==> design/flow/design.v <==
module tlb
(
    input  wire                      clk,
    input  wire [               18:0] s0_vppn    ,
    input  wire                       s0_va_bit12,
    input  wire [                9:0] s0_asid    ,
    output wire                       s0_found   ,
    output wire [$clog2(16)-1:0] s0_index   ,  
    output wire [               19:0] s0_ppn     ,
    output wire [                5:0] s0_ps      ,
    output wire [                1:0] s0_plv     ,
    output wire [                1:0] s0_mat     ,
    output wire                       s0_d       ,
    output wire                       s0_v       ,
    input  wire [               18:0] s1_vppn    ,
    input  wire                       s1_va_bit12,
    input  wire [                9:0] s1_asid    ,
    output wire                       s1_found   ,
    output wire [$clog2(16)-1:0] s1_index   ,
    output wire [               19:0] s1_ppn     ,
    output wire [                5:0] s1_ps      ,
    output wire [                1:0] s1_plv     ,
    output wire [                1:0] s1_mat     ,
    output wire                       s1_d       ,
    output wire                       s1_v       ,
    input  wire                      invtlb_valid,
    input  wire [               4:0] invtlb_op   ,
    input  wire                       we     ,
    input  wire [$clog2(16)-1:0] w_index,
    input  wire                       w_e    ,
    input  wire [               18:0] w_vppn ,
    input  wire [                5:0] w_ps   ,
    input  wire [                9:0] w_asid ,
    input  wire                       w_g    ,
    input  wire [               19:0] w_ppn0 ,
    input  wire [                1:0] w_plv0 ,
    input  wire [                1:0] w_mat0 ,
    input  wire                       w_d0   ,
    input  wire                       w_v0   ,
    input  wire [               19:0] w_ppn1 ,
    input  wire [                1:0] w_plv1 ,
    input  wire [                1:0] w_mat1 ,
    input  wire                       w_d1   ,
    input  wire                       w_v1   ,
    input  wire [$clog2(16)-1:0] r_index,
    output wire                       r_e    ,
    output wire [               18:0] r_vppn ,
    output wire [                5:0] r_ps   ,
    output wire [                9:0] r_asid ,
    output wire                       r_g    ,
    output wire [               19:0] r_ppn0 ,
    output wire [                1:0] r_plv0 ,
    output wire [                1:0] r_mat0 ,
    output wire                       r_d0   ,
    output wire                       r_v0   ,
    output wire [               19:0] r_ppn1 ,
    output wire [                1:0] r_plv1 ,
    output wire [                1:0] r_mat1 ,
    output wire                       r_d1   ,
    output wire                       r_v1
);
reg  [16-1:0] tlb_e                     ;
reg  [16-1:0] tlb_ps2MB                 ;  
reg  [        5:0] tlb_ps       [16-1:0];
reg  [       18:0] tlb_vppn     [16-1:0];
reg  [        9:0] tlb_asid     [16-1:0];
reg                tlb_g        [16-1:0];
reg  [       19:0] tlb_ppn0     [16-1:0];
reg  [        1:0] tlb_plv0     [16-1:0];
reg  [        1:0] tlb_mat0     [16-1:0];
reg                tlb_d0       [16-1:0];
reg                tlb_v0       [16-1:0];
reg  [       19:0] tlb_ppn1     [16-1:0];
reg  [        1:0] tlb_plv1     [16-1:0];
reg  [        1:0] tlb_mat1     [16-1:0];
reg                tlb_d1       [16-1:0];
reg                tlb_v1       [16-1:0];
wire [       15:0] match0                    ;
wire [       15:0] match1                    ;
assign match0[ 0] = (s0_vppn[18:9]==tlb_vppn[ 0][18:9])
                 && (tlb_ps2MB[ 0] || s0_vppn[8:0]==tlb_vppn[ 0][8:0])
                 && ((s0_asid==tlb_asid[ 0]) || tlb_g[ 0])
                 && tlb_e[0];
assign match0[ 1] = (s0_vppn[18:9]==tlb_vppn[ 1][18:9])
                 && (tlb_ps2MB[ 1] || s0_vppn[8:0]==tlb_vppn[ 1][8:0])
                 && ((s0_asid==tlb_asid[ 1]) || tlb_g[ 1])
                 && tlb_e[1];
assign match0[ 2] = (s0_vppn[18:9]==tlb_vppn[ 2][18:9])
                 && (tlb_ps2MB[ 2] || s0_vppn[8:0]==tlb_vppn[ 2][8:0])
                 && ((s0_asid==tlb_asid[ 2]) || tlb_g[ 2])
                 && tlb_e[2];
assign match0[ 3] = (s0_vppn[18:9]==tlb_vppn[ 3][18:9])
                 && (tlb_ps2MB[ 3] || s0_vppn[8:0]==tlb_vppn[ 3][8:0])
                 && ((s0_asid==tlb_asid[ 3]) || tlb_g[ 3])
                 && tlb_e[3];
assign match0[ 4] = (s0_vppn[18:9]==tlb_vppn[ 4][18:9])
                 && (tlb_ps2MB[ 4] || s0_vppn[8:0]==tlb_vppn[ 4][8:0])
                 && ((s0_asid==tlb_asid[ 4]) || tlb_g[ 4])
                 && tlb_e[4];
assign match0[ 5] = (s0_vppn[18:9]==tlb_vppn[ 5][18:9])
                 && (tlb_ps2MB[ 5] || s0_vppn[8:0]==tlb_vppn[ 5][8:0])
                 && ((s0_asid==tlb_asid[ 5]) || tlb_g[ 5])
                 && tlb_e[5];
assign match0[ 6] = (s0_vppn[18:9]==tlb_vppn[ 6][18:9])
                 && (tlb_ps2MB[ 6] || s0_vppn[8:0]==tlb_vppn[ 6][8:0])
                 && ((s0_asid==tlb_asid[ 6]) || tlb_g[ 6])
                 && tlb_e[6];
assign match0[ 7] = (s0_vppn[18:9]==tlb_vppn[ 7][18:9])
                 && (tlb_ps2MB[ 7] || s0_vppn[8:0]==tlb_vppn[ 7][8:0])
                 && ((s0_asid==tlb_asid[ 7]) || tlb_g[ 7])
                 && tlb_e[7];
assign match0[ 8] = (s0_vppn[18:9]==tlb_vppn[ 8][18:9])
                 && (tlb_ps2MB[ 8] || s0_vppn[8:0]==tlb_vppn[ 8][8:0])
                 && ((s0_asid==tlb_asid[ 8]) || tlb_g[ 8])
                 && tlb_e[8];
assign match0[ 9] = (s0_vppn[18:9]==tlb_vppn[ 9][18:9])
                 && (tlb_ps2MB[ 9] || s0_vppn[8:0]==tlb_vppn[ 9][8:0])
                 && ((s0_asid==tlb_asid[ 9]) || tlb_g[ 9])
                 && tlb_e[9];
assign match0[10] = (s0_vppn[18:9]==tlb_vppn[10][18:9])
                 && (tlb_ps2MB[10] || s0_vppn[8:0]==tlb_vppn[10][8:0])
                 && ((s0_asid==tlb_asid[10]) || tlb_g[10])
                 && tlb_e[10];
assign match0[11] = (s0_vppn[18:9]==tlb_vppn[11][18:9])
                 && (tlb_ps2MB[11] || s0_vppn[8:0]==tlb_vppn[11][8:0])
                 && ((s0_asid==tlb_asid[11]) || tlb_g[11])
                 && tlb_e[11];
assign match0[12] = (s0_vppn[18:9]==tlb_vppn[12][18:9])
                 && (tlb_ps2MB[12] || s0_vppn[8:0]==tlb_vppn[12][8:0])
                 && ((s0_asid==tlb_asid[12]) || tlb_g[12])
                 && tlb_e[12];
assign match0[13] = (s0_vppn[18:9]==tlb_vppn[13][18:9])
                 && (tlb_ps2MB[13] || s0_vppn[8:0]==tlb_vppn[13][8:0])
                 && ((s0_asid==tlb_asid[13]) || tlb_g[13])
                 && tlb_e[13];
assign match0[14] = (s0_vppn[18:9]==tlb_vppn[14][18:9])
                 && (tlb_ps2MB[14] || s0_vppn[8:0]==tlb_vppn[14][8:0])
                 && ((s0_asid==tlb_asid[14]) || tlb_g[14])
                 && tlb_e[14];
assign match0[15] = (s0_vppn[18:9]==tlb_vppn[15][18:9])
                 && (tlb_ps2MB[15] || s0_vppn[8:0]==tlb_vppn[15][8:0])
                 && ((s0_asid==tlb_asid[15]) || tlb_g[15])
                 && tlb_e[15];
assign match1[ 0] = (s1_vppn[18:9]==tlb_vppn[ 0][18:9])
                 && (tlb_ps2MB[ 0] || s1_vppn[8:0]==tlb_vppn[ 0][8:0])
                 && ((s1_asid==tlb_asid[ 0]) || tlb_g[ 0])
                 && tlb_e[0];
assign match1[ 1] = (s1_vppn[18:9]==tlb_vppn[ 1][18:9])
                 && (tlb_ps2MB[ 1] || s1_vppn[8:0]==tlb_vppn[ 1][8:0])
                 && ((s1_asid==tlb_asid[ 1]) || tlb_g[ 1])
                 && tlb_e[1];
assign match1[ 2] = (s1_vppn[18:9]==tlb_vppn[ 2][18:9])
                 && (tlb_ps2MB[ 2] || s1_vppn[8:0]==tlb_vppn[ 2][8:0])
                 && ((s1_asid==tlb_asid[ 2]) || tlb_g[ 2])
                 && tlb_e[2];
assign match1[ 3] = (s1_vppn[18:9]==tlb_vppn[ 3][18:9])
                 && (tlb_ps2MB[ 3] || s1_vppn[8:0]==tlb_vppn[ 3][8:0])
                 && ((s1_asid==tlb_asid[ 3]) || tlb_g[ 3])
                 && tlb_e[3];
assign match1[ 4] = (s1_vppn[18:9]==tlb_vppn[ 4][18:9])
                 && (tlb_ps2MB[ 4] || s1_vppn[8:0]==tlb_vppn[ 4][8:0])
                 && ((s1_asid==tlb_asid[ 4]) || tlb_g[ 4])
                 && tlb_e[4];
assign match1[ 5] = (s1_vppn[18:9]==tlb_vppn[ 5][18:9])
                 && (tlb_ps2MB[ 5] || s1_vppn[8:0]==tlb_vppn[ 5][8:0])
                 && ((s1_asid==tlb_asid[ 5]) || tlb_g[ 5])
                 && tlb_e[5];
assign match1[ 6] = (s1_vppn[18:9]==tlb_vppn[ 6][18:9])
                 && (tlb_ps2MB[ 6] || s1_vppn[8:0]==tlb_vppn[ 6][8:0])
                 && ((s1_asid==tlb_asid[ 6]) || tlb_g[ 6])
                 && tlb_e[6];
assign match1[ 7] = (s1_vppn[18:9]==tlb_vppn[ 7][18:9])
                 && (tlb_ps2MB[ 7] || s1_vppn[8:0]==tlb_vppn[ 7][8:0])
                 && ((s1_asid==tlb_asid[ 7]) || tlb_g[ 7])
                 && tlb_e[7];
assign match1[ 8] = (s1_vppn[18:9]==tlb_vppn[ 8][18:9])
                 && (tlb_ps2MB[ 8] || s1_vppn[8:0]==tlb_vppn[ 8][8:0])
                 && ((s1_asid==tlb_asid[ 8]) || tlb_g[ 8])
                 && tlb_e[8];
assign match1[ 9] = (s1_vppn[18:9]==tlb_vppn[ 9][18:9])
                 && (tlb_ps2MB[ 9] || s1_vppn[8:0]==tlb_vppn[ 9][8:0])
                 && ((s1_asid==tlb_asid[ 9]) || tlb_g[ 9])
                 && tlb_e[9];
assign match1[10] = (s1_vppn[18:9]==tlb_vppn[10][18:9])
                 && (tlb_ps2MB[10] || s1_vppn[8:0]==tlb_vppn[10][8:0])
                 && ((s1_asid==tlb_asid[10]) || tlb_g[10])
                 && tlb_e[10];
assign match1[11] = (s1_vppn[18:9]==tlb_vppn[11][18:9])
                 && (tlb_ps2MB[11] || s1_vppn[8:0]==tlb_vppn[11][8:0])
                 && ((s1_asid==tlb_asid[11]) || tlb_g[11])
                 && tlb_e[11];
assign match1[12] = (s1_vppn[18:9]==tlb_vppn[12][18:9])
                 && (tlb_ps2MB[12] || s1_vppn[8:0]==tlb_vppn[12][8:0])
                 && ((s1_asid==tlb_asid[12]) || tlb_g[12])
                 && tlb_e[12];
assign match1[13] = (s1_vppn[18:9]==tlb_vppn[13][18:9])
                 && (tlb_ps2MB[13] || s1_vppn[8:0]==tlb_vppn[13][8:0])
                 && ((s1_asid==tlb_asid[13]) || tlb_g[13])
                 && tlb_e[13];
assign match1[14] = (s1_vppn[18:9]==tlb_vppn[14][18:9])
                 && (tlb_ps2MB[14] || s1_vppn[8:0]==tlb_vppn[14][8:0])
                 && ((s1_asid==tlb_asid[14]) || tlb_g[14])
                 && tlb_e[14];
assign match1[15] = (s1_vppn[18:9]==tlb_vppn[15][18:9])
                 && (tlb_ps2MB[15] || s1_vppn[8:0]==tlb_vppn[15][8:0])
                 && ((s1_asid==tlb_asid[15]) || tlb_g[15])
                 && tlb_e[15];
assign s0_found     = match0[ 0] | match0[ 1] | match0[ 2] | match0[ 3]
                    | match0[ 4] | match0[ 5] | match0[ 6] | match0[ 7]
                    | match0[ 8] | match0[ 9] | match0[10] | match0[11]
                    | match0[12] | match0[13] | match0[14] | match0[15];
assign s0_index     = s0_found ? (match0[ 0] ? 4'h0 : (match0[ 1] ? 4'h1 : (
                                  match0[ 2] ? 4'h2 : (match0[ 3] ? 4'h3 : (
                                  match0[ 4] ? 4'h4 : (match0[ 5] ? 4'h5 : (
                                  match0[ 6] ? 4'h6 : (match0[ 7] ? 4'h7 : (
                                  match0[ 8] ? 4'h8 : (match0[ 9] ? 4'h9 : (
                                  match0[10] ? 4'ha : (match0[11] ? 4'hb : (
                                  match0[12] ? 4'hc : (match0[13] ? 4'hd : (
                                  match0[14] ? 4'he : (match0[15] ? 4'hf : 4'hx
                                  )))))))))))))))) : 4'hx;
wire even_or_odd0 = tlb_ps2MB[s0_index] ? s0_vppn[8] : s0_va_bit12;
assign s0_ppn		= s0_found ? (even_or_odd0 ? tlb_ppn1[s0_index] : tlb_ppn0[s0_index])
 :
								 20'hxxx;
assign s0_ps        =   tlb_ps[s0_index]  ;
assign s0_plv       =   even_or_odd0 ? tlb_plv1[s0_index] : tlb_plv0[s0_index];
assign s0_mat       =   even_or_odd0 ? tlb_mat1[s0_index] : tlb_mat0[s0_index];
assign s0_d         =   even_or_odd0 ? tlb_d1[s0_index] : tlb_d0[s0_index];
assign s0_v         =   even_or_odd0 ? tlb_v1[s0_index] : tlb_v0[s0_index];
assign s1_found     = match1[ 0] | match1[ 1] | match1[ 2] | match1[ 3]
                    | match1[ 4] | match1[ 5] | match1[ 6] | match1[ 7]
                    | match1[ 8] | match1[ 9] | match1[10] | match1[11]
                    | match1[12] | match1[13] | match1[14] | match1[15];
assign s1_index     = s1_found ? (match1[ 0] ? 4'h0 : (match1[ 1] ? 4'h1 : (
                                  match1[ 2] ? 4'h2 : (match1[ 3] ? 4'h3 : (
                                  match1[ 4] ? 4'h4 : (match1[ 5] ? 4'h5 : (
                                  match1[ 6] ? 4'h6 : (match1[ 7] ? 4'h7 : (
                                  match1[ 8] ? 4'h8 : (match1[ 9] ? 4'h9 : (
                                  match1[10] ? 4'ha : (match1[11] ? 4'hb : (
                                  match1[12] ? 4'hc : (match1[13] ? 4'hd : (
                                  match1[14] ? 4'he : (match1[15] ? 4'hf : 4'hx
                                  )))))))))))))))) : 4'hx;
wire even_or_odd1 = tlb_ps2MB[s1_index] ? s1_vppn[8] : s1_va_bit12;
assign s1_ppn		= s1_found ? (even_or_odd1 ? tlb_ppn1[s1_index] : tlb_ppn0[s1_index])
 :
								 20'hxxx;
assign s1_ps        =   tlb_ps[s1_index]  ;
assign s1_plv       =   even_or_odd1 ? tlb_plv1[s1_index] : tlb_plv0[s1_index];
assign s1_mat       =   even_or_odd1 ? tlb_mat1[s1_index] : tlb_mat0[s1_index];
assign s1_d         =   even_or_odd1 ? tlb_d1[s1_index] : tlb_d0[s1_index];
assign s1_v         =   even_or_odd1 ? tlb_v1[s1_index] : tlb_v0[s1_index];
integer i;
always @(posedge clk) begin
    if(invtlb_valid) begin
        if(invtlb_op == 5'b00000||invtlb_op == 5'b00001) begin
            for(i = 0; i < 16; i = i+1) begin
                tlb_e[i] <= 1'b0;
            end
        end
        else if(invtlb_op == 5'b00010) begin
            for(i = 0; i < 16; i = i+1) begin
                if(tlb_g[i] == 1'b1) begin
                    tlb_e[i] <= 1'b0;
                end
            end
        end
        else if(invtlb_op == 5'b00011) begin
            for(i = 0; i < 16; i = i+1) begin
                if(tlb_g[i]==1'b0) begin
                    tlb_e[i] <= 1'b0;
                end
            end
        end
        else if(invtlb_op == 5'b00100) begin
            for(i = 0; i < 16; i = i+1) begin
                if(tlb_g[i]==1'b0 && tlb_asid[i]==s1_asid) begin
                    tlb_e[i] <= 1'b0;
                end
            end
        end
        else if(invtlb_op == 5'b00101) begin
            for(i = 0; i < 16; i = i+1) begin
                if(tlb_g[i]==1'b0 && tlb_asid[i]==s1_asid && tlb_vppn[i][18:9]==s1_vppn[18:9] && (tlb_ps2MB[i] || s1_vppn[8:0] == tlb_vppn[i][8:0])) begin
                    tlb_e[i] <= 1'b0;
                end
            end
        end
        else if(invtlb_op == 5'b00110) begin
            for(i = 0; i < 16; i = i+1) begin
                if((tlb_g[i]==1'b1 || tlb_asid[i]==s1_asid) && tlb_vppn[i][18:9]==s1_vppn[18:9] && (tlb_ps2MB[i] || s1_vppn[8:0] == tlb_vppn[i][8:0])) begin
                    tlb_e[i] <= 1'b0;
                end
            end
        end
    end
    if(we) begin
        tlb_e[w_index]       <= w_e                    ;
        tlb_ps[w_index]      <= w_ps                   ;
        tlb_ps2MB[w_index]   <= (w_ps == 6'h15) ? 1 : 0; 
        tlb_vppn[w_index]    <= w_vppn                 ;
        tlb_asid[w_index]    <= w_asid                 ;
        tlb_g[w_index]       <= w_g                    ;
        tlb_ppn0[w_index]    <= w_ppn0                 ;
        tlb_plv0[w_index]    <= w_plv0                 ;
        tlb_mat0[w_index]    <= w_mat0                 ;
        tlb_d0[w_index]      <= w_d0                   ;
        tlb_v0[w_index]      <= w_v0                   ;
        tlb_ppn1[w_index]    <= w_ppn1                 ;
        tlb_plv1[w_index]    <= w_plv1                 ;
        tlb_mat1[w_index]    <= w_mat1                 ;
        tlb_d1[w_index]      <= w_d1                   ;
        tlb_v1[w_index]      <= w_v1                   ;
    end
end
assign r_e      = tlb_e[r_index]   ;
assign r_vppn   = tlb_vppn[r_index];
assign r_ps     = tlb_ps[r_index]  ;
assign r_asid   = tlb_asid[r_index];
assign r_g      = tlb_g[r_index]   ;
assign r_ppn0   = tlb_ppn0[r_index];
assign r_plv0   = tlb_plv0[r_index];
assign r_mat0   = tlb_mat0[r_index];
assign r_d0     = tlb_d0[r_index]  ;
assign r_v0     = tlb_v0[r_index]  ;
assign r_ppn1   = tlb_ppn1[r_index];
assign r_plv1   = tlb_plv1[r_index];
assign r_mat1   = tlb_mat1[r_index];
assign r_d1     = tlb_d1[r_index]  ;
assign r_v1     = tlb_v1[r_index]  ;
endmodule
==> design/flow/run.sh <==
#!/bin/bash
# the make line also repeats each setting of config.mk as NAME=value (left out here)
make -C /OpenROAD-flow-scripts/flow DESIGN_CONFIG=/design/flow/config.mk WORK_HOME=/design/flow/orfs CLKGATE_MAP_FILE= finish
==> design/flow/config.mk <==
export PLATFORM = sky130hd
export DESIGN_NAME = tlb
export DESIGN_NICKNAME = tlb
export VERILOG_FILES = /design/flow/design.v
export SDC_FILE = /design/flow/constraint.sdc
export NUM_CORES = 4
export LEC_CHECK = 0
export CAP_MARGIN = 35
export CELL_PAD_IN_SITES_DETAIL_PLACEMENT = 2
export CELL_PAD_IN_SITES_GLOBAL_PLACEMENT = 1
export CORE_ASPECT_RATIO = 1.18
export CORE_MARGIN = 2
export CORE_UTILIZATION = 37
export GPL_ROUTABILITY_DRIVEN = 0
export PLACE_DENSITY_LB_ADDON = 0.17
export SLEW_MARGIN = 20
export TNS_END_PERCENT = 45
==> design/flow/constraint.sdc <==
create_clock -name core_clock -period 5.93 [get_ports {clk}]
set_input_delay 1.1860 -clock core_clock [delete_from_list [all_inputs] [get_ports {clk}]]
set_output_delay 1.1860 -clock core_clock [all_outputs]
set_load 0.01 [all_outputs]
==> results.py, run 1 <==
# Auto-generated metrics
metrics = {
    "clocking": {
        "cts_hold_buf": 0,
        "clk_pin_slew_ns": 0.07,
        "clkSinkCount": 1440,
        "clockBufferDepth": 4,
        "clk_latency_ns": 0.92,
        "tritoncts": "yes",
        "root_buffer": "clkbuf_16",
        "cts_max_level": 4,
        "cts_made_buffers": 176,
    },
    "synth": {
        "area_leaders": "edfxtp_1 (50%), mux4_2 (12%), mux2i_1 (11%)",
        "yosys_cells": 6385,
        "syn-instance-count": 6385,
        "synth.cell_area_sq_um": 85100,
        "fp_nets": 6554,
        "synthAoiAreaFrac_pct": 5.705,
        "muxShareOfSynthArea_pct": 24.02,
        "ys_sh_adder_pct": 0.05881,
        "common_cells": "edfxtp_1 (1,424), mux2i_1 (923), xor2_1 (590)",
        "synth_chip_area_sq_um": 85100,
        "logic_family": "multiplexers",
        "yosysWarningCount": 1,
        "synth_top_cell_by_area": "edfxtp_1",
        "simple_gate_share_pct": 7.252,
        "ff_type": "edfxtp_1",
        "synthArstFlopShare_pct": 0,
        "postSynthSeqShare_pct": 50.63,
        "yosys.area.top_type_share_pct": 50.25,
        "synth.cellmix.xorXnorShare_pct": 9.572,
        "ys_types": 78,
        "syn_area_per_cell_sq_um": 13.33,
        "synth_top_cell_by_count": "edfxtp_1",
        "synth_flops": 1440,
        "edf_count": 1424,
    },
    "worst_setup_path": {
        "crit_buf_inv": 7,
        "path_class": "flip-flop to output port",
        "critical_path.max_fanout": 6,
        "crit_top_cell": "buf_12",
        "reg2reg_from": "tlb_asid[15][4]",
        "r2r_end": "tlb_e[15]",
        "worstPathCellList": "buf_6 -> xor2_2 -> nor4_2 -> nand4_1 -> nor4_4 -> buf_4 -> nor2b_4 -> o41ai_4 -> nand2_8 -> buf_4 -> mux2i_1 -> o22ai_1 -> a31oi_1 -> a21boi_4 -> mux2i_4 -> buf_12 -> buf_12 -> buf_12 -> mux2i_4 -> buf_2",
        "critPathTopFamily": "simple AND/OR/NAND/NOR gates",
        "critical_path.endpoint": "s0_d",
        "r2r_cells": 9,
        "ff2ff_setup_slack_ns": 1.92,
        "path_depth": 20,
        "cp_slowest_cell": "nand4_1",
        "worstPathArrival_ns": 6.69,
        "crit_path_end_kind": "output port",
        "startpoint": "tlb_vppn[4][9]",
        "crit_path_start_kind": "flip-flop",
        "cp.required_ns": 4.74,
        "worst_path_largest_cell_delay_ns": 1.00,
    },
    "die": {
        "rows": 191,
        "fp.dieW_microns": 445.5,
        "core-area_sq_um": 229200,
        "dieArea_sq_um": 233900,
        "io_pins": 328,
        "fp_util_pct": 37.13,
        "die_y_microns": 525.0,
    },
    "power_and_ir_drop": {
        "clkPwrFrac_pct": 42.5,
        "leakagePower_nw": 43.99,
        "pg_clk_mw": 11.3,
        "pwr-share-comb_pct": 13.6,
        "sw_frac_of_total_pct": 27.65,
        "p_sw_mw": 7.340,
        "peakVddDrop_v": 0.0002285,
        "power_sequential_mw": 11.7,
        "internal_power_mw": 19.20,
        "power_density_nw_per_um2": 230.2,
        "seq_power_share_pct": 43.9,
        "power_leader": "sequential cells",
        "comb_cell_power_mw": 3.61,
    },
    "global_routing": {
        "grt_pass1_wl_microns": 626200,
        "grt_max_degree": 80,
        "overflow": 0,
        "grt_pass1_vias": 78495,
        "antenna_found_initial": 42,
        "grt_use_total_pct": 37.46,
    },
    "outcome": {
        "outcome": "complete, but fails checks",
        "failed_checks": "max-capacitance violations, max-slew violations, negative setup slack",
    },
    "placement": {
        "numPortBuffers": 327,
        "dpl_cell_area_sq_um": 101900,
        "pre_cts_slack_ns": -2.977,
        "place_hpwl_microns": 278400,
    },
    "final_timing": {
        "fmax_mhz": 126.9,
        "hold_viol_final": 0,
        "setup_ws_ns": -1.947,
        "worst_slew_pin_slew_ns": 1.529,
        "setup_viol": 74,
        "maxSlewViolCount": 5,
        "hold_slack_ns": 0.7035,
        "min_period_over_period_pct": 132.8,
        "fin_crit_ns": 7.877,
        "relSlewSlack_pct": -2.749,
        "rsz0062_at_grt": "true",
        "fin_worst_skew_ns": 0.06433,
        "tns_ns": -108.26,
    },
    "hold_path": {
        "hold_depth": 3,
        "min_to": "tlb_e[6]",
        "hp-start": "tlb_e[6]",
        "min_path_type": "flip-flop to flip-flop",
    },
    "route": {
        "firstDrtPassIters": 6,
        "drt-initial-drc-count": 9672,
        "vias": 75653,
        "ant_nets": 0,
        "drc": 0,
        "wl_per_cell_microns": 44.41,
        "vias_per_cell": 6.830,
        "drt_wl_total_microns": 491900,
    },
    "cells_and_area": {
        "area_growth_pct": 35.52,
        "stdcell_area_sq_um": 115300,
        "logic_area_sq_um": 43580,
        "register_area_sq_um": 43080,
        "fillCellCount": 21412,
        "fin_util_pct": 50.32,
        "fin_nets": 8109,
    },
    "flow_run": {
        "cap_violations": 2,
        "warnings": 32,
    },
}
-- cell type report --
class / instances / share of cell area (%)
antenna: 17 / 0.03689
clock buffer: 206 / 3.962
clock inverter: 101 / 0.8419
inverter: 25 / 0.09222
multi-input combinational: 4427 / 37.79
sequential: 1440 / 37.36
tap: 2991 / 3.245
timing repair buffer: 1870 / 16.67
-- through the flow --
| step | power, mW | cells |
|---|---|---|
| 5_1_grt | 26.89 | 11067 |
| 4_1_cts | 25.84 | 10976 |
| 6_report | 26.54 | 11077 |
| 3_5_place_dp | 14.78 | 10462 |
| 3_3_place_gp | 14.67 | 10452 |
| 2_1_floorplan | 13.12 | 6385 |
-- repair_timing --
action / 4_1_cts / 5_1_grt
setup buffers: 183 / 94
setup endpoints to repair: 74 / 74
pin swaps: 158 / 119
resized: 988 / 363
gates cloned: 39 / 4
-- routing by layer --
metal	vias up	wire [microns]	global-route usage, %	share of wire [%]
met5	-	275	0	0.056
met4	38	48840	26.75	9.9
met3	2399	48130	7.205	9.8
met2	5989	225600	61.09	46
met1	39311	169100	44.29	34
li1	27916	-	-	-
==> run 2: changes to the inputs <==
Settings changed: CAP_MARGIN 35 to 20, CELL_PAD_IN_SITES_DETAIL_PLACEMENT 2 to unset, CELL_PAD_IN_SITES_GLOBAL_PLACEMENT 1 to unset, CORE_ASPECT_RATIO 1.18 to unset, CORE_UTILIZATION 37 to 64, GPL_ROUTABILITY_DRIVEN 0 to unset, PLACE_DENSITY_LB_ADDON 0.17 to unset, TNS_END_PERCENT 45 to unset.
Clock period 5.93 ns to 4.55 ns, I/O delays scaled along.
==> results.py, run 2 <==
# Auto-generated metrics
metrics = {
    "outcome": {
        "outcome": "complete, but fails checks",
        "failed_checks": "negative setup slack",
    },
    "route": {
        "wl_per_cell_microns": 35.58,
        "drt_wl_total_microns": 352500,
        "drt-initial-drc-count": 13602,
        "drc": 0,
        "ant_nets": 0,
        "firstDrtPassIters": 9,
        "vias": 73153,
        "vias_per_cell": 7.384,
    },
    "synth": {
        "synthAoiAreaFrac_pct": 5.705,
        "synth.cell_area_sq_um": 85100,
        "logic_family": "multiplexers",
        "common_cells": "edfxtp_1 (1,424), mux2i_1 (923), xor2_1 (590)",
        "synth_top_cell_by_count": "edfxtp_1",
        "synth_flops": 1440,
        "simple_gate_share_pct": 7.252,
        "postSynthSeqShare_pct": 50.63,
        "synthArstFlopShare_pct": 0,
        "syn_area_per_cell_sq_um": 13.33,
        "synth.cellmix.xorXnorShare_pct": 9.572,
        "edf_count": 1424,
        "synth_chip_area_sq_um": 85100,
        "muxShareOfSynthArea_pct": 24.02,
        "synth_top_cell_by_area": "edfxtp_1",
        "syn-instance-count": 6385,
        "yosys_cells": 6385,
        "yosysWarningCount": 1,
        "ys_types": 78,
        "fp_nets": 6554,
        "ys_sh_adder_pct": 0.05881,
        "ff_type": "edfxtp_1",
        "area_leaders": "edfxtp_1 (50%), mux4_2 (12%), mux2i_1 (11%)",
        "yosys.area.top_type_share_pct": 50.25,
    },
    "power_and_ir_drop": {
        "power_leader": "sequential cells",
        "p_sw_mw": 8.166,
        "internal_power_mw": 24.23,
        "pwr-share-comb_pct": 13.2,
        "leakagePower_nw": 44.13,
        "power_density_nw_per_um2": 283.8,
        "sw_frac_of_total_pct": 25.20,
        "pg_clk_mw": 13.0,
        "power_sequential_mw": 15.1,
        "seq_power_share_pct": 46.7,
        "comb_cell_power_mw": 4.27,
        "clkPwrFrac_pct": 40.1,
        "peakVddDrop_v": 0.0003221,
    },
    "die": {
        "dieArea_sq_um": 135900,
        "core-area_sq_um": 131800,
        "rows": 133,
        "io_pins": 328,
        "die_y_microns": 368.6,
        "fp_util_pct": 64.57,
        "fp.dieW_microns": 368.6,
    },
    "worst_setup_path": {
        "worstPathCellList": "clkdlybuf4s15_2 -> buf_12 -> buf_4 -> xor2_1 -> nor4_1 -> buf_4 -> a41oi_1 -> buf_4 -> nor4_4 -> nor2_1 -> a311o_2 -> nand2_8 -> inv_8 -> buf_16 -> buf_4 -> nand3_2 -> buf_12 -> buf_4 -> buf_4 -> o22ai_1 -> nor3_2 -> buf_4 -> mux2i_4 -> buf_2",
        "ff2ff_setup_slack_ns": 1.50,
        "reg2reg_from": "tlb_vppn[15][5]",
        "critical_path.endpoint": "s1_mat[0]",
        "cp_slowest_cell": "a311o_2",
        "cp.required_ns": 3.64,
        "path_depth": 24,
        "crit_top_cell": "buf_4",
        "worst_path_largest_cell_delay_ns": 0.50,
        "startpoint": "s1_vppn[4]",
        "critPathTopFamily": "buffers and inverters",
        "crit_path_start_kind": "input port",
        "crit_buf_inv": 13,
        "crit_path_end_kind": "output port",
        "r2r_end": "tlb_e[15]",
        "r2r_cells": 12,
        "critical_path.max_fanout": 9,
        "path_class": "input port to output port",
        "worstPathArrival_ns": 5.64,
    },
    "placement": {
        "place_hpwl_microns": 223500,
        "place.gp.congestion": 1.082,
        "dpl_cell_area_sq_um": 101600,
        "pre_cts_slack_ns": -3.315,
        "numPortBuffers": 327,
    },
    "global_routing": {
        "grt_max_degree": 75,
        "grt_use_total_pct": 50.47,
        "overflow": 0,
        "grt_pass1_wl_microns": 493300,
        "grt_pass1_vias": 71617,
        "antenna_found_initial": 22,
    },
    "final_timing": {
        "rsz0062_at_grt": "true",
        "setup_viol": 74,
        "fin_crit_ns": 6.554,
        "setup_ws_ns": -2.004,
        "worst_slew_pin_slew_ns": 1.005,
        "min_period_over_period_pct": 144.0,
        "fmax_mhz": 152.6,
        "fin_worst_skew_ns": 0.01767,
        "hold_viol_final": 0,
        "hold_slack_ns": 0.5265,
        "tns_ns": -120.32,
        "relSlewSlack_pct": 32.60,
        "maxSlewViolCount": 0,
    },
    "clocking": {
        "clkSinkCount": 1440,
        "cts_made_buffers": 157,
        "cts_hold_buf": 0,
        "clockBufferDepth": 3,
        "clk_pin_slew_ns": 0.06,
        "root_buffer": "clkbuf_16",
        "clk_latency_ns": 0.81,
        "tritoncts": "yes",
        "cts_max_level": 4,
    },
    "cells_and_area": {
        "fillCellCount": 6083,
        "area_growth_pct": 34.15,
        "stdcell_area_sq_um": 114200,
        "fin_nets": 8184,
        "fin_util_pct": 86.62,
    },
    "hold_path": {
        "hold_depth": 2,
        "min_to": "tlb_e[6]",
        "hp-start": "tlb_e[6]",
        "min_path_type": "flip-flop to flip-flop",
    },
    "flow_run": {
        "warnings": 35,
        "cap_violations": 0,
    },
}
-- run 2: cell type report --
type | count | area, sq um | share of cell area [%]
inverter | 25 | 103.9 | 0.09097
clock buffer | 188 | 4088 | 3.581
clock inverter | 93 | 989.7 | 0.8670
antenna | 15 | 37.54 | 0.03288
timing repair buffer | 1963 | 19760 | 17.31
tap | 1755 | 2196 | 1.924
sequential | 1440 | 43080 | 37.74
multi-input combinational | 4428 | 43900 | 38.46
-- run 2: metal layers --
layer	part of all wire, %	routed length, microns	vias to the layer above	track usage, %
met5	0.045	158	-	0.9259
met4	7.5	26300	20	29.43
met3	17	60190	1900	19.67
met2	43	150200	7796	72.81
met1	33	115700	35364	65.00
li1	-	-	28073	-
-- run 2: stage by stage --
step | total power, mW | instances
final | 32.40 | 9907
after global routing | 32.87 | 9896
after CTS | 31.96 | 9841
after detailed placement | 19.15 | 9338
after global placement | 19.09 | 9338
after floorplan | 17.18 | 6385
-- run 2: what timing repair did --
item | CTS | global route
endpoints found under the setup margin | 74 | 74
gates resized | 1101 | 224
cloned | 36 | 2
pin swaps | 190 | 112
buffers inserted | 196 | 65
==> run 3: changes to the inputs <==
Settings changed: CORE_UTILIZATION 64 to 58, SETUP_SLACK_MARGIN set to 0.3.
Clock period 4.55 ns to 5.89 ns, I/O delays scaled along.
==> results.py, run 3 <==
# Auto-generated metrics
metrics = {
    "power_and_ir_drop": {
        "pwr-share-comb_pct": 12.9,
        "clkPwrFrac_pct": 41.5,
        "internal_power_mw": 19.24,
        "sw_frac_of_total_pct": 24.96,
        "power_sequential_mw": 11.7,
        "power_mw": 25.64,
        "power_leader": "sequential cells",
        "pg_clk_mw": 10.6,
        "peakVddDrop_v": 0.0002733,
        "seq_power_share_pct": 45.6,
        "leakagePower_nw": 44.21,
        "comb_cell_power_mw": 3.31,
        "p_sw_mw": 6.398,
        "power_density_nw_per_um2": 223.9,
    },
    "die": {
        "fp_util_pct": 58.39,
        "die_y_microns": 387.0,
        "core-area_sq_um": 145700,
        "dieArea_sq_um": 149800,
        "rows": 140,
        "io_pins": 328,
        "fp.dieW_microns": 387.0,
    },
    "route": {
        "drc": 0,
        "ant_nets": 0,
        "vias": 70357,
        "drt-initial-drc-count": 11997,
        "vias_per_cell": 7.010,
        "firstDrtPassIters": 6,
        "drt_wl_total_microns": 347500,
        "wl_per_cell_microns": 34.62,
    },
    "global_routing": {
        "grt_pass1_vias": 67965,
        "grt_max_degree": 89,
        "grt_util_met3_pct": 15.27,
        "grt_use_met1_pct": 61.45,
        "overflow": 0,
        "grt.met2_usage_pct": 65.39,
        "antenna_found_initial": 24,
        "grt_use_total_pct": 45.01,
        "grt_pass1_wl_microns": 485900,
        "grt-busiest-layer": "met2",
    },
    "synth": {
        "edf_count": 1424,
        "synth_chip_area_sq_um": 85100,
        "postSynthSeqShare_pct": 50.63,
        "ys_types": 78,
        "muxShareOfSynthArea_pct": 24.02,
        "synthAoiAreaFrac_pct": 5.705,
        "yosys.area.top_type_share_pct": 50.25,
        "fp_nets": 6554,
        "syn-instance-count": 6385,
        "syn_area_per_cell_sq_um": 13.33,
        "common_cells": "edfxtp_1 (1,424), mux2i_1 (923), xor2_1 (590)",
        "synth_flops": 1440,
        "synth.cell_area_sq_um": 85100,
        "ys_sh_adder_pct": 0.05881,
        "yosysWarningCount": 1,
        "ff_type": "edfxtp_1",
        "synthArstFlopShare_pct": 0,
        "simple_gate_share_pct": 7.252,
        "area_leaders": "edfxtp_1 (50%), mux4_2 (12%), mux2i_1 (11%)",
        "yosys_cells": 6385,
        "synth_top_cell_by_area": "edfxtp_1",
        "synth_top_cell_by_count": "edfxtp_1",
        "logic_family": "multiplexers",
        "synth.cellmix.xorXnorShare_pct": 9.572,
    },
    "clocking": {
        "clk_pin_slew_ns": 0.06,
        "cts_hold_buf": 0,
        "clockBufferDepth": 3,
        "root_buffer": "clkbuf_16",
        "clkSinkCount": 1440,
        "cts_made_buffers": 158,
        "tritoncts": "yes",
        "cts_max_level": 4,
        "clk_latency_ns": 0.82,
    },
    "final_timing": {
        "min_period_over_period_pct": 116.5,
        "fin_worst_skew_ns": 0.07206,
        "setup_viol": 65,
        "maxSlewViolCount": 0,
        "rsz0062_at_grt": "true",
        "fin_crit_ns": 6.864,
        "worst_slew_pin_slew_ns": 1.201,
        "tns_ns": -44.80,
        "fmax_mhz": 145.7,
        "relSlewSlack_pct": 19.72,
        "setup_ws_ns": -0.9742,
        "hold_viol_final": 0,
    },
    "worst_setup_path": {
        "r2r_cells": 10,
        "ff2ff_setup_slack_ns": 3.06,
        "worst_path_largest_cell_delay_ns": 0.51,
        "startpoint": "s1_vppn[15]",
        "crit_top_cell": "buf_6",
        "cp.required_ns": 4.71,
        "worstPathArrival_ns": 5.69,
        "crit_path_end_kind": "output port",
        "critical_path.endpoint": "s1_ppn[1]",
        "critical_path.max_fanout": 7,
        "reg2reg_from": "tlb_vppn[15][1]",
        "r2r_end": "tlb_e[15]",
        "crit_buf_inv": 13,
        "path_depth": 26,
        "cp_slowest_cell": "or4_4",
        "crit_path_start_kind": "input port",
        "critPathTopFamily": "buffers and inverters",
        "path_class": "input port to output port",
    },
    "cells_and_area": {
        "fin_nets": 8136,
        "fin_util_pct": 78.56,
        "fin_cells": 10037,
        "area_growth_pct": 34.55,
    },
    "placement": {
        "place.gp.congestion": 1.046,
        "place_hpwl_microns": 221200,
        "numPortBuffers": 327,
        "placed_cells": 9379,
    },
    "flow_run": {
        "cap_violations": 0,
        "warnings": 36,
    },
    "outcome": {
        "outcome": "complete, but fails checks",
        "failed_checks": "negative setup slack",
    },
    "hold_path": {
        "min_to": "tlb_e[6]",
        "hold_depth": 2,
        "hp-start": "tlb_e[6]",
        "min_path_type": "flip-flop to flip-flop",
    },
}
==> run 3: cell type report <==
type	instances	area, sq um
Antenna cell	21	52.55
Clock buffer	181	4061
Clock inverter	111	1411
Fill cell	8586	31240
Inverter	25	101.3
Multi-Input combinational cell	4428	43740
Sequential cell	1440	43080
Tap cell	1917	2399
Timing Repair Buffer	1914	19650
==> run 3: what timing repair did <==
| action | 4_1_cts | 5_1_grt |
|---|---|---|
| resized | 1177 | 283 |
| cloned | 36 | 8 |
| setup endpoints to repair | 74 | 74 |
| buffers inserted | 218 | 83 |
| hold endpoints to repair | 0 | 0 |
| pin swaps | 213 | 128 |
==> run 3: through the flow <==
step	cell area [sq um]	setup slack, ns	hold slack, ns
after floorplan	85910	-0.4193	0.4588
after global routing	114500	-1.037	0.5586
after detailed placement	100800	-2.497	0.5202
after CTS	112400	-0.8590	0.5309
final	114500	-0.9742	0.5457
after global placement	100800	-2.750	0.5120
==> run 3: metal layers <==
| metal | wire length, microns | part of all wire [%] |
|---|---|---|
| met5 | 148 | 0.043 |
| met4 | 19240 | 5.5 |
| met3 | 53590 | 15 |
| met2 | 149700 | 43 |
| met1 | 124900 | 36 |
==> run 4: changes to the inputs <==
Settings changed: CAP_MARGIN 20 to 35, CELL_PAD_IN_SITES_DETAIL_PLACEMENT set to 0, CELL_PAD_IN_SITES_GLOBAL_PLACEMENT set to 1, CORE_ASPECT_RATIO set to 1.18, CORE_UTILIZATION 58 to 57, CTS_CLUSTER_SIZE set to 57, GPL_ROUTABILITY_DRIVEN set to 0, PLACE_DENSITY_LB_ADDON set to 0.17, SETUP_SLACK_MARGIN 0.3 to 0.71, TNS_END_PERCENT set to 45.
Clock period 5.89 ns to 5.57 ns, I/O delays scaled along.
==> results.py, run 4 <==
# Auto-generated metrics
metrics = {
    "final_timing": {
        "hold_viol_final": 0,
        "relSlewSlack_pct": 33.75,
        "min_period_over_period_pct": 124.9,
        "setup_ws_ns": -1.388,
        "tns_ns": -69.56,
        "fin_worst_skew_ns": 0.02424,
        "hold_slack_ns": 0.5816,
        "setup_viol": 70,
        "fin_crit_ns": 6.958,
        "fmax_mhz": 143.7,
        "worst_slew_pin_slew_ns": 0.9938,
        "rsz0062_at_grt": "true",
        "maxSlewViolCount": 0,
    },
    "clocking": {
        "clkSinkCount": 1440,
        "root_buffer": "clkbuf_16",
        "cts_max_level": 4,
        "clk_pin_slew_ns": 0.07,
        "tritoncts": "yes",
        "cts_made_buffers": 153,
        "clk_latency_ns": 0.81,
        "clockBufferDepth": 3,
    },
    "power_and_ir_drop": {
        "power_sequential_mw": 12.4,
        "internal_power_mw": 19.65,
        "sw_frac_of_total_pct": 24.59,
        "power_leader": "sequential cells",
        "pwr-share-comb_pct": 12.9,
        "seq_power_share_pct": 47.4,
        "power_mw": 26.05,
        "pg_clk_mw": 10.3,
        "leakagePower_nw": 42.96,
        "power_density_nw_per_um2": 235.2,
        "comb_cell_power_mw": 3.36,
        "peakVddDrop_v": 0.0003387,
        "clkPwrFrac_pct": 39.7,
        "p_sw_mw": 6.407,
    },
    "route": {
        "vias_per_cell": 6.892,
        "drt_wl_total_microns": 332200,
        "ant_nets": 0,
        "vias": 68724,
        "drc": 0,
        "firstDrtPassIters": 8,
        "drt-initial-drc-count": 10391,
        "wl_per_cell_microns": 33.31,
    },
    "flow_run": {
        "warnings": 34,
        "cap_violations": 0,
    },
    "cells_and_area": {
        "area_growth_pct": 30.18,
        "fin_nets": 8057,
    },
    "worst_setup_path": {
        "critical_path.max_fanout": 8,
        "crit_buf_inv": 13,
        "critical_path.endpoint": "s1_ppn[11]",
        "reg2reg_from": "tlb_vppn[12][0]",
        "startpoint": "s1_asid[5]",
        "crit_top_cell": "buf_6",
        "crit_path_start_kind": "input port",
        "r2r_cells": 13,
        "ff2ff_setup_slack_ns": 2.79,
        "worst_path_largest_cell_delay_ns": 0.52,
        "cp.required_ns": 4.46,
        "cp_slowest_cell": "or4_4",
        "crit_path_end_kind": "output port",
        "critPathTopFamily": "buffers and inverters",
        "path_depth": 26,
        "r2r_end": "tlb_e[12]",
        "worstPathArrival_ns": 5.84,
        "path_class": "input port to output port",
    },
    "synth": {
        "yosys_cells": 6385,
        "ff_type": "edfxtp_1",
        "logic_family": "multiplexers",
        "muxShareOfSynthArea_pct": 24.02,
        "synth.cellmix.xorXnorShare_pct": 9.572,
        "yosysWarningCount": 1,
        "common_cells": "edfxtp_1 (1,424), mux2i_1 (923), xor2_1 (590)",
        "syn-instance-count": 6385,
        "ys_sh_adder_pct": 0.05881,
        "yosys.area.top_type_share_pct": 50.25,
        "edf_count": 1424,
        "synthAoiAreaFrac_pct": 5.705,
        "ys_types": 78,
        "synthArstFlopShare_pct": 0,
        "syn_area_per_cell_sq_um": 13.33,
        "simple_gate_share_pct": 7.252,
        "area_leaders": "edfxtp_1 (50%), mux4_2 (12%), mux2i_1 (11%)",
        "synth_top_cell_by_count": "edfxtp_1",
        "fp_nets": 6554,
        "postSynthSeqShare_pct": 50.63,
        "synth_chip_area_sq_um": 85100,
        "synth_top_cell_by_area": "edfxtp_1",
        "synth_flops": 1440,
        "synth.cell_area_sq_um": 85100,
    },
    "die": {
        "fp_util_pct": 57.21,
        "die_y_microns": 423.7,
        "core-area_sq_um": 148800,
        "dieArea_sq_um": 152400,
        "io_pins": 328,
        "rows": 154,
        "fp.dieW_microns": 359.7,
    },
    "placement": {
        "numPortBuffers": 327,
        "place_hpwl_microns": 211500,
    },
    "global_routing": {
        "grt_max_degree": 77,
        "grt_pass1_wl_microns": 464700,
        "antenna_found_initial": 25,
        "grt_pass1_vias": 66893,
        "grt_use_total_pct": 42.24,
        "overflow": 0,
    },
    "hold_path": {
        "min_path_type": "flip-flop to flip-flop",
        "hold_depth": 2,
        "min_to": "tlb_e[15]",
        "hp-start": "tlb_e[15]",
    },
    "outcome": {
        "failed_checks": "negative setup slack",
        "outcome": "complete, but fails checks",
    },
}
run 4: final cells by class:
| class | count | area, sq um |
|---|---|---|
| clock inverter | 86 | 912.1 |
| tap | 1950 | 2440 |
| sequential | 1440 | 43080 |
| timing repair buffer | 1841 | 18040 |
| inverter | 25 | 106.4 |
| clock buffer | 186 | 4026 |
| fill | 9308 | 37970 |
| multi-input combinational | 4427 | 42130 |
| antenna | 16 | 40.04 |
run 4: per-layer routing:
layer	up-vias	GRT usage, %	part of all wire (%)
met5	-	0	0.032
met4	18	23.25	6.7
met3	1233	12.98	14
met2	5524	63.50	44
met1	34099	54.95	35
li1	27850	-	-
run 4: metrics by stage:
| step | std cells | util (%) | worst slack (ns) | cell area [sq um] |
|---|---|---|---|---|
| after floorplan | 6385 | - | -0.6753 | 85140 |
| after global placement | 9427 | 67.46 | -2.485 | 100400 |
| after detailed placement | 9429 | 67.48 | -2.500 | 100400 |
| after CTS | 9865 | 73.15 | -1.231 | 108800 |
| after global routing | 9963 | 74.46 | -1.485 | 110800 |
| final | 9971 | 74.47 | -1.388 | 110800 |
run 4: what timing repair did:
item | CTS | global route
resized | 691 | 339
setup buffers | 136 | 82
gates cloned | 28 | 7
hold buffers | 0 | 0
pin swaps | 116 | 126
endpoints found under the setup margin | 74 | 80
==> run 5: changes to the inputs <==
Settings changed: CAP_MARGIN 35 to 5, CELL_PAD_IN_SITES_DETAIL_PLACEMENT 0 to unset, CELL_PAD_IN_SITES_GLOBAL_PLACEMENT 1 to unset, CORE_ASPECT_RATIO 1.18 to unset, CORE_UTILIZATION 57 to 72, CTS_CLUSTER_SIZE 57 to unset, GPL_ROUTABILITY_DRIVEN 0 to unset, PLACE_DENSITY set to 0.9, PLACE_DENSITY_LB_ADDON 0.17 to unset, SETUP_SLACK_MARGIN 0.71 to unset, TNS_END_PERCENT 45 to unset.
Clock period 5.57 ns to 5.63 ns, I/O delays scaled along.
==> results.py, run 5 <==
# Metrics from the implementation run
metrics = {
    "outcome": {
        "outcome": "aborted with a tool error",
        "haltStage": "5_1_grt",
        "stop_error": "[ERROR GRT-0232] Routing congestion too high. Check the congestion heatmap in the GUI.",
    },
    "synth": {
        "synth_top_cell_by_area": "edfxtp_1",
        "common_cells": "edfxtp_1 (1,424), mux2i_1 (923), xor2_1 (590)",
        "synth_chip_area_sq_um": 85100,
        "postSynthSeqShare_pct": 50.63,
        "syn-instance-count": 6385,
        "synthAoiAreaFrac_pct": 5.705,
        "area_leaders": "edfxtp_1 (50%), mux4_2 (12%), mux2i_1 (11%)",
        "simple_gate_share_pct": 7.252,
        "yosys.area.top_type_share_pct": 50.25,
        "synthArstFlopShare_pct": 0,
        "ys_types": 78,
        "yosys_cells": 6385,
        "synth_top_cell_by_count": "edfxtp_1",
        "synth_flops": 1440,
        "syn_area_per_cell_sq_um": 13.33,
        "yosysWarningCount": 1,
        "edf_count": 1424,
        "muxShareOfSynthArea_pct": 24.02,
        "synth.cellmix.xorXnorShare_pct": 9.572,
        "logic_family": "multiplexers",
        "synth.cell_area_sq_um": 85100,
        "fp_nets": 6554,
        "ff_type": "edfxtp_1",
        "ys_sh_adder_pct": 0.05881,
    },
    "placement": {
        "numPortBuffers": 327,
        "place_hpwl_microns": 220700,
        "place.gp.congestion": 1.173,
    },
    "clocking": {
        "cts_max_level": 4,
        "clockBufferDepth": 3,
        "cts_hold_buf": 0,
        "cts_made_buffers": 151,
        "clkSinkCount": 1440,
        "root_buffer": "clkbuf_16",
    },
    "die": {
        "rows": 126,
        "core-area_sq_um": 117600,
        "dieArea_sq_um": 121000,
        "fp_util_pct": 72.36,
        "io_pins": 328,
        "die_y_microns": 347.8,
        "fp.dieW_microns": 347.8,
    },
    "global_routing": {
        "overflow": 928,
        "grt_use_total_pct": 88.70,
    },
}
## run 5: metrics by stage
stage / cells / utilization (%) / worst slack, ns / instance area (sq um)
after floorplan: 6385 / - / -0.6273 / 85880
after global placement: 8981 / 84.94 / -2.358 / 99890
after detailed placement: 8981 / 84.94 / -2.388 / 99890
after CTS: 9507 / 94.47 / -0.8502 / 111100
## run 5: what timing repair did
item	in CTS
setup endpoints to repair	74
cloned	35
gates resized	1293
pin swaps	237
endpoints found under the hold margin	0
buffers inserted	241
## run 5: layer usage
layer,GRT overflow,global-route usage [%]
met1,51,88.18
met2,408,98.25
met3,83,80.19
met4,371,89.56
met5,15,60.22
==> run 6: changes to the inputs <==
Settings changed: ABC_AREA set to 1, CAP_MARGIN 5 to 35, CELL_PAD_IN_SITES_DETAIL_PLACEMENT set to 2, CELL_PAD_IN_SITES_GLOBAL_PLACEMENT set to 1, CORE_ASPECT_RATIO set to 1.18, CORE_UTILIZATION 72 to 37, CTS_CLUSTER_DIAMETER set to 108, CTS_CLUSTER_SIZE set to 77, GPL_ROUTABILITY_DRIVEN set to 1, HOLD_SLACK_MARGIN set to -0.01, MIN_ROUTING_LAYER set to met2, PLACE_DENSITY 0.9 to unset, SETUP_SLACK_MARGIN set to 0.79, SLEW_MARGIN 20 to 30, TNS_END_PERCENT set to 90.
Clock period 5.63 ns to 5.93 ns, I/O delays scaled along.
==> results.py, run 6 <==
# Metrics from the implementation run
metrics = {
    "outcome": {
        "outcome": "aborted with a tool error",
        "haltStage": "5_1_grt",
        "stop_error": "[ERROR GRT-0116] Global routing finished with congestion. Check the congestion regions in the DRC Viewer.",
    },
    "placement": {
        "dpl_cell_area_sq_um": 108400,
        "place_hpwl_microns": 389900,
        "placed_cells": 15396,
        "place.gp.congestion": 1.225,
        "numPortBuffers": 327,
    },
    "synth": {
        "synth_chip_area_sq_um": 91700,
        "ys_sh_adder_pct": 0.05458,
        "synthAoiAreaFrac_pct": 17.07,
        "postSynthSeqShare_pct": 46.98,
        "area_leaders": "edfxtp_1 (47%), nand2_1 (9.0%), nand3_1 (7.7%)",
        "ff_type": "edfxtp_1",
        "edf_count": 1424,
        "synth_top_cell_by_count": "nand2_1",
        "synthArstFlopShare_pct": 0,
        "yosysWarningCount": 1,
        "common_cells": "nand2_1 (2,207), edfxtp_1 (1,424), nand3_1 (1,415)",
        "muxShareOfSynthArea_pct": 0,
        "synth_flops": 1440,
        "yosys_cells": 11328,
        "synth.cell_area_sq_um": 91700,
        "simple_gate_share_pct": 22.84,
        "logic_family": "simple AND/OR/NAND/NOR gates",
        "syn_area_per_cell_sq_um": 8.095,
        "ys_types": 70,
        "yosys.area.top_type_share_pct": 46.63,
        "fp_nets": 11497,
        "synth.cellmix.xorXnorShare_pct": 3.486,
        "syn-instance-count": 11328,
        "synth_top_cell_by_area": "edfxtp_1",
    },
    "global_routing": {
        "grt_use_total_pct": 79.08,
        "overflow": 20,
    },
    "die": {
        "die_y_microns": 544.8,
        "dieArea_sq_um": 251800,
        "fp_util_pct": 37.20,
        "core-area_sq_um": 246500,
        "fp.dieW_microns": 462.3,
        "rows": 198,
        "io_pins": 328,
    },
    "clocking": {
        "cts_hold_buf": 0,
        "cts_max_level": 2,
        "clockBufferDepth": 3,
        "clkSinkCount": 1440,
        "root_buffer": "clkbuf_16",
        "cts_made_buffers": 61,
    },
}
## run 6: layer usage
layer | global-route usage, % | GRT overflow
met2 | 82.91 | 0
met5 | 64.27 | 2
met1 | - | -
met3 | 85.75 | 3
met4 | 62.95 | 15
## run 6: stage by stage
stage / setup TNS (ns) / setup slack, ns
4_1_cts: -18.85 / -0.4467
2_1_floorplan: -87.47 / -0.1465
3_3_place_gp: -110.76 / -1.945
3_5_place_dp: -118.62 / -2.070
## run 6: repair_timing
action                                   CTS
endpoints found under the setup margin    83
setup buffers                            336
resized                                 2058
pin swaps                                514
cloned                                    80
==> run 7: changes to the inputs <==
Settings changed: ABC_AREA 1 to unset, CAP_MARGIN 35 to 20, CELL_PAD_IN_SITES_DETAIL_PLACEMENT 2 to unset, CELL_PAD_IN_SITES_GLOBAL_PLACEMENT 1 to unset, CORE_ASPECT_RATIO 1.18 to unset, CORE_UTILIZATION 37 to 72, CTS_CLUSTER_DIAMETER 108 to unset, CTS_CLUSTER_SIZE 77 to 53, GPL_ROUTABILITY_DRIVEN 1 to unset, HOLD_SLACK_MARGIN -0.01 to unset, MIN_ROUTING_LAYER met2 to unset, PLACE_DENSITY set to 0.9, SETUP_SLACK_MARGIN 0.79 to unset, SLEW_MARGIN 30 to 20, TNS_END_PERCENT 90 to unset.
Clock period 5.93 ns to 5.63 ns, I/O delays scaled along.
==> results.py, run 7 <==
# Metrics from the implementation run
metrics = {
    "die": {
        "die_y_microns": 347.8,
        "dieArea_sq_um": 121000,
        "io_pins": 328,
        "core-area_sq_um": 117600,
        "fp.dieW_microns": 347.8,
        "fp_util_pct": 72.36,
        "rows": 126,
    },
    "synth": {
        "edf_count": 1424,
        "yosys_cells": 6385,
        "simple_gate_share_pct": 7.252,
        "muxShareOfSynthArea_pct": 24.02,
        "synth_flops": 1440,
        "syn-instance-count": 6385,
        "postSynthSeqShare_pct": 50.63,
        "synth_chip_area_sq_um": 85100,
        "common_cells": "edfxtp_1 (1,424), mux2i_1 (923), xor2_1 (590)",
        "synthAoiAreaFrac_pct": 5.705,
        "synth_top_cell_by_area": "edfxtp_1",
        "synthArstFlopShare_pct": 0,
        "ys_sh_adder_pct": 0.05881,
        "fp_nets": 6554,
        "synth.cellmix.xorXnorShare_pct": 9.572,
        "yosys.area.top_type_share_pct": 50.25,
        "logic_family": "multiplexers",
        "syn_area_per_cell_sq_um": 13.33,
        "synth_top_cell_by_count": "edfxtp_1",
        "ys_types": 78,
        "synth.cell_area_sq_um": 85100,
        "area_leaders": "edfxtp_1 (50%), mux4_2 (12%), mux2i_1 (11%)",
        "yosysWarningCount": 1,
        "ff_type": "edfxtp_1",
    },
    "placement": {
        "dpl_cell_area_sq_um": 99890,
        "place.gp.congestion": 1.173,
        "place_hpwl_microns": 220700,
        "placed_cells": 8981,
        "numPortBuffers": 327,
    },
    "global_routing": {
        "grt_use_total_pct": 87.02,
        "overflow": 620,
    },
    "clocking": {
        "clkSinkCount": 1440,
        "cts_made_buffers": 151,
        "root_buffer": "clkbuf_16",
        "clockBufferDepth": 3,
        "cts_max_level": 4,
        "cts_hold_buf": 0,
    },
    "outcome": {
        "haltStage": "5_1_grt",
        "stop_error": "[ERROR GRT-0232] Routing congestion too high. Check the congestion heatmap in the GUI.",
        "outcome": "aborted with a tool error",
    },
}
## run 7: metal layers
| layer | GRT overflow | global-route usage (%) |
|---|---|---|
| met2 | 288 | 97.61 |
| met5 | 7 | 57.14 |
| met4 | 265 | 87.63 |
| met3 | 31 | 77.58 |
| met1 | 29 | 86.41 |
## run 7: per-stage QoR
step                setup WS (ns)  power [mW]
CTS                       -0.8936       25.64
detailed placement         -2.388       15.41
global placement           -2.358       15.32
floorplan                 -0.6273       13.88
## run 7: what timing repair did
action	CTS
hold endpoints to repair	0
buffers inserted	242
gates cloned	38
resized	1165
endpoints found under the setup margin	74
pin swaps	203
==> run 8: changes to the inputs <==
Settings changed: CORE_UTILIZATION 72 to 58, CTS_CLUSTER_SIZE 53 to 60, PLACE_DENSITY 0.9 to unset, SETUP_SLACK_MARGIN set to 1.55.
Clock period 5.63 ns to 5.49 ns, I/O delays scaled along.
==> results.py, run 8 <==
# Auto-generated metrics
metrics = {
    "outcome": {
        "outcome": "complete, but fails checks",
        "failed_checks": "negative setup slack",
    },
    "die": {
        "core-area_sq_um": 145700,
        "fp.dieW_microns": 387.0,
        "die_y_microns": 387.0,
        "rows": 140,
        "fp_util_pct": 58.39,
        "io_pins": 328,
        "dieArea_sq_um": 149800,
    },
    "worst_setup_path": {
        "crit_path_end_kind": "output port",
        "critical_path.max_fanout": 8,
        "cp.required_ns": 4.39,
        "crit_path_start_kind": "input port",
        "startpoint": "s1_vppn[9]",
        "critPathTopFamily": "buffers and inverters",
        "ff2ff_setup_slack_ns": 2.15,
        "r2r_end": "tlb_e[15]",
        "path_class": "input port to output port",
        "path_depth": 24,
        "r2r_cells": 12,
        "worstPathArrival_ns": 5.65,
        "cp_slowest_cell": "o41a_1",
        "reg2reg_from": "tlb_vppn[15][3]",
        "worstPathCellList": "clkdlybuf4s15_2 -> buf_6 -> xor2_1 -> nor4_2 -> nand4_1 -> buf_4 -> buf_6 -> nor4_4 -> nor3_4 -> o41a_1 -> buf_4 -> a41oi_4 -> buf_6 -> buf_12 -> buf_4 -> bufbuf_16 -> buf_6 -> nand2_1 -> and3_1 -> a31oi_2 -> a211oi_2 -> buf_4 -> mux2i_4 -> buf_2",
        "worst_path_largest_cell_delay_ns": 0.42,
        "crit_buf_inv": 12,
        "critical_path.endpoint": "s1_ppn[18]",
    },
    "final_timing": {
        "fin_crit_ns": 6.749,
        "worst_slew_pin_slew_ns": 1.247,
        "setup_ws_ns": -1.259,
        "relSlewSlack_pct": 16.86,
        "tns_ns": -66.55,
        "hold_viol_final": 0,
        "setup_viol": 64,
        "hold_slack_ns": 0.5318,
        "min_period_over_period_pct": 122.9,
        "fmax_mhz": 148.2,
        "fin_worst_skew_ns": 0.02849,
        "maxSlewViolCount": 0,
        "rsz0062_at_grt": "true",
    },
    "clocking": {
        "clk_latency_ns": 0.83,
        "cts_made_buffers": 159,
        "clockBufferDepth": 3,
        "tritoncts": "yes",
        "clk_pin_slew_ns": 0.06,
        "clkSinkCount": 1440,
        "root_buffer": "clkbuf_16",
        "cts_max_level": 4,
    },
    "synth": {
        "synth_top_cell_by_count": "edfxtp_1",
        "syn_area_per_cell_sq_um": 13.33,
        "postSynthSeqShare_pct": 50.63,
        "muxShareOfSynthArea_pct": 24.02,
        "area_leaders": "edfxtp_1 (50%), mux4_2 (12%), mux2i_1 (11%)",
        "logic_family": "multiplexers",
        "synth.cell_area_sq_um": 85100,
        "common_cells": "edfxtp_1 (1,424), mux2i_1 (923), xor2_1 (590)",
        "syn-instance-count": 6385,
        "ys_types": 78,
        "edf_count": 1424,
        "synth_flops": 1440,
        "yosysWarningCount": 1,
        "synth.cellmix.xorXnorShare_pct": 9.572,
        "synthAoiAreaFrac_pct": 5.705,
        "simple_gate_share_pct": 7.252,
        "yosys.area.top_type_share_pct": 50.25,
        "synthArstFlopShare_pct": 0,
        "ys_sh_adder_pct": 0.05881,
        "synth_chip_area_sq_um": 85100,
        "fp_nets": 6554,
        "yosys_cells": 6385,
        "synth_top_cell_by_area": "edfxtp_1",
        "ff_type": "edfxtp_1",
    },
    "power_and_ir_drop": {
        "pwr-share-comb_pct": 14.0,
        "power_leader": "sequential cells",
        "power_sequential_mw": 12.6,
        "pg_clk_mw": 10.6,
        "power_density_nw_per_um2": 229.2,
        "internal_power_mw": 19.98,
        "comb_cell_power_mw": 3.76,
        "p_sw_mw": 6.892,
        "peakVddDrop_v": 0.0003175,
        "sw_frac_of_total_pct": 25.65,
        "leakagePower_nw": 45.93,
        "power_mw": 26.87,
        "seq_power_share_pct": 46.7,
        "clkPwrFrac_pct": 39.3,
    },
    "placement": {
        "place_hpwl_microns": 227300,
        "numPortBuffers": 327,
        "placed_cells": 9479,
        "dpl_cell_area_sq_um": 101600,
        "place.gp.congestion": 1.056,
    },
    "route": {
        "vias": 72547,
        "drt-initial-drc-count": 11926,
        "drt_wl_total_microns": 364600,
        "vias_per_cell": 7.069,
        "ant_nets": 0,
        "wl_per_cell_microns": 35.53,
        "firstDrtPassIters": 8,
        "drc": 0,
    },
    "cells_and_area": {
        "area_growth_pct": 37.80,
        "stdcell_area_sq_um": 117300,
        "fin_nets": 8369,
        "fillCellCount": 8170,
        "fin_cells": 10262,
    },
    "global_routing": {
        "grt_use_total_pct": 46.74,
        "grt_pass1_vias": 70187,
        "antenna_found_initial": 22,
        "grt_pass1_wl_microns": 501600,
        "grt_max_degree": 89,
        "overflow": 0,
    },
    "hold_path": {
        "min_to": "tlb_e[6]",
        "hp-start": "tlb_e[6]",
        "min_path_type": "flip-flop to flip-flop",
        "hold_depth": 2,
    },
    "flow_run": {
        "warnings": 35,
        "cap_violations": 0,
    },
}
-- run 8: timing repair --
item / 4_1_cts / 5_1_grt
gates resized: 1378 / 460
endpoints found under the setup margin: 163 / 163
buffers inserted: 284 / 122
hold buffers: 0 / 0
pin swaps: 235 / 150
gates cloned: 60 / 11
-- run 8: cell type report --
| type | count | area [sq um] | area share [%] |
|---|---|---|---|
| inverters | 25 | 123.9 | 0.1056 |
| flip-flops and latches | 1440 | 43080 | 36.74 |
| well taps | 1917 | 2399 | 2.045 |
| clock inverters | 96 | 827.0 | 0.7053 |
| clock buffers | 192 | 4188 | 3.571 |
| multi-input cells | 4428 | 43990 | 37.51 |
| repair buffers | 2146 | 22610 | 19.28 |
| diodes | 18 | 45.04 | 0.03841 |
-- run 8: per-layer routing --
metal	routed length, microns	vias to the layer above	global-route usage (%)
li1	-	28473	-
met1	125900	35810	62.37
met2	157400	6626	68.62
met3	55590	1620	14.42
met4	25570	18	25.62
met5	123	-	0
-- run 8: stage by stage --
| stage | worst slack [ns] | util [%] |
|---|---|---|
| final | -1.259 | 80.46 |
| after global routing | -1.339 | 80.44 |
| after CTS | -1.047 | 78.45 |
| after detailed placement | -2.586 | 69.70 |
| after global placement | -2.528 | 69.70 |
| after floorplan | -0.2449 | - |
Power is estimated from default activity; no workload was simulated.
